## build 28
// risc16_core
module risc16_core (
input  logic        clk, reset, start,
output logic        done,
output logic [6:0]  imem_addr,
input  logic [15:0] imem_rdata,
output logic [6:0]  dmem_addr,
output logic        dmem_we,
output logic [15:0] dmem_wdata,
input  logic [15:0] dmem_rdata
);
export LEC_CHECK = 0
export CAP_MARGIN = 15
export CORE_MARGIN = 9
export CORE_UTILIZATION = 40
export CTS_CLUSTER_SIZE = 71
export HOLD_SLACK_MARGIN = -0.08
export PLACE_DENSITY = 0.72
export SETUP_SLACK_MARGIN = 0.68
export SLEW_MARGIN = 10
export TNS_END_PERCENT = 60
create_clock -name core_clock -period 7.0 [get_ports {clk}]
run.sh (not shown) runs the stock make flow with config.mk's settings and CLKGATE_MAP_FILE=.
Setup changes, build 28 to build 82
# build 28
export LEC_CHECK = 0
export CAP_MARGIN = 15
export CORE_MARGIN = 9
export CORE_UTILIZATION = 40
export CTS_CLUSTER_SIZE = 71
export HOLD_SLACK_MARGIN = -0.08
export PLACE_DENSITY = 0.72
export SETUP_SLACK_MARGIN = 0.68
export SLEW_MARGIN = 10
export TNS_END_PERCENT = 60
create_clock -name core_clock -period 7.0 [get_ports {clk}]
# build 82
export LEC_CHECK = 0
export CAP_MARGIN = 20
export CORE_MARGIN = 2
export CORE_UTILIZATION = 59
export SLEW_MARGIN = 20
create_clock -name core_clock -period 3.79 [get_ports {clk}]
Findings:
- Build 82 completed end to end; final checks failed (negative setup slack).
- Across both runs, non-clock buffer count was higher for build 82 than for build 28.
- Diff build 28 -> build 82: slew at the pin closest to its max-slew limit saw a decrease, post-synthesis simple-gate area fraction barely changed.
What build 94 does differently from build 82 at the input level:
# build 82
export LEC_CHECK = 0
export CAP_MARGIN = 20
export CORE_MARGIN = 2
export CORE_UTILIZATION = 59
export SLEW_MARGIN = 20
create_clock -name core_clock -period 3.79 [get_ports {clk}]
# build 94
export LEC_CHECK = 0
export CAP_MARGIN = 20
export CORE_MARGIN = 2
export CORE_UTILIZATION = 67
export CTS_CLUSTER_SIZE = 14
export SETUP_SLACK_MARGIN = -0.38
export SLEW_MARGIN = 20
create_clock -name core_clock -period 5.09 [get_ports {clk}]
--- outcome ---
- Flow for build 94 halted at global routing (5_1_grt), error code ODB-0269.
- Of build 94 and build 82, it is build 94 that has the lower vertical extent of the die.
- Compared with build 82, in build 94 cell row count now sits lower; post-CTS resize count picked up an extra 10%.
- Compared to build 82, build 94 has detailed-placement wirelength estimate 1.4% lower.
- Taking build 82 as 1.0, build 94 lands at 0.883 on floorplan die area.
- Per the comparison of build 94 with build 82, area after detailed placement lower; cell total after placement shows a reduction of 4.3%; global placer's final weighted congestion higher.
> inputs changed (build 94 -> build 85)
# build 94
export LEC_CHECK = 0
export CAP_MARGIN = 20
export CORE_MARGIN = 2
export CORE_UTILIZATION = 67
export CTS_CLUSTER_SIZE = 14
export SETUP_SLACK_MARGIN = -0.38
export SLEW_MARGIN = 20
create_clock -name core_clock -period 5.09 [get_ports {clk}]
# build 85
export LEC_CHECK = 0
export CAP_MARGIN = 20
export CORE_MARGIN = 2
export CORE_UTILIZATION = 25
export SLEW_MARGIN = 20
create_clock -name core_clock -period 6.85 [get_ports {clk}]
[summary]
- Build 85 has completed all stages; timing, DRC and antenna checks passed.
- Changes observed in build 85 relative to build 94: number of primary I/O pins stayed essentially flat; post-CTS setup buffer count went down 11; area of placed instances decreased about 1.6%; placeable core region saw an increase; level count of the clock H-tree has remained practically unchanged.
- Re effective utilization at floorplan: build 85 and build 94 aren't equal, and the lower value belongs to build 85.
- Re worst setup slack before clock tree synthesis: build 85 and build 94 aren't equal, and the lower value belongs to build 94.
- Of build 85 and build 94, the run reporting the lower vertical extent of the die was build 94.

Starting RTL as in the previous note.
Settings: LEC_CHECK=0, CAP_MARGIN=5, CELL_PAD_IN_SITES_DETAIL_PLACEMENT=0, CORE_ASPECT_RATIO=1.22, CORE_MARGIN=2, CORE_UTILIZATION=71, CTS_CLUSTER_SIZE=49, GPL_ROUTABILITY_DRIVEN=1, GPL_TIMING_DRIVEN=1, MAX_ROUTING_LAYER=met4, PLACE_DENSITY_LB_ADDON=0.0, SETUP_SLACK_MARGIN=0.91, SLEW_MARGIN=20, TNS_END_PERCENT=55; clock period 6.56 ns.
The baseline stopped in global routing (5_1_grt).
Change:
CAP_MARGIN = 20   (was 5)
CELL_PAD_IN_SITES_DETAIL_PLACEMENT = not set   (was 0)
CORE_ASPECT_RATIO = not set   (was 1.22)
CORE_UTILIZATION = 59   (was 71)
CTS_CLUSTER_SIZE = not set   (was 49)
GPL_ROUTABILITY_DRIVEN = not set   (was 1)
GPL_TIMING_DRIVEN = not set   (was 1)
MAX_ROUTING_LAYER = not set   (was met4)
PLACE_DENSITY_LB_ADDON = not set   (was 0.0)
SETUP_SLACK_MARGIN = 1.62   (was 0.91)
TNS_END_PERCENT = not set   (was 55)
clock period = 5.49 ns   (was 6.56 ns; I/O delays follow)
This time the run reached the layout checks and failed them: negative setup slack.
Synthesized area stays the same.
Die size came out higher by about a fifth.
Synthesized cell count is unchanged.
Change:
ABC_AREA = 1   (was not set)
CELL_PAD_IN_SITES_GLOBAL_PLACEMENT = 1   (was not set)
CORE_UTILIZATION = 40   (was 59)
CTS_CLUSTER_SIZE = 68   (was not set)
SETUP_SLACK_MARGIN = not set   (was 1.62)
clock period = 5.42 ns   (was 5.49 ns; I/O delays follow)
Result: The new run passed the timing, DRC and antenna checks. Worst setup slack improved by 0.23 ns. Power goes up slightly. Routed wire length goes up by a few percent. Hold slack improved by 0.0067 ns. Final area goes down by a few percent. First-iteration DRC count goes down by a quarter to a third. Cell count goes up by a quarter to a third. Sequential cell count stays the same.
Change:
CELL_PAD_IN_SITES_GLOBAL_PLACEMENT = not set   (was 1)
CORE_UTILIZATION = 65   (was 40)
CTS_CLUSTER_SIZE = not set   (was 68)
HOLD_SLACK_MARGIN = 0.27   (was not set)
MAX_ROUTING_LAYER = met4   (was not set)
SETUP_SLACK_MARGIN = 0.59   (was not set)
clock period = 5.47 ns   (was 5.42 ns; I/O delays follow)
What happened:
- This time the run aborted during global routing (5_1_grt)
- synthesized area is unchanged
- synthesized cell count does not change
- die size falls by 38%
Power and IR drop assume default switching activity.
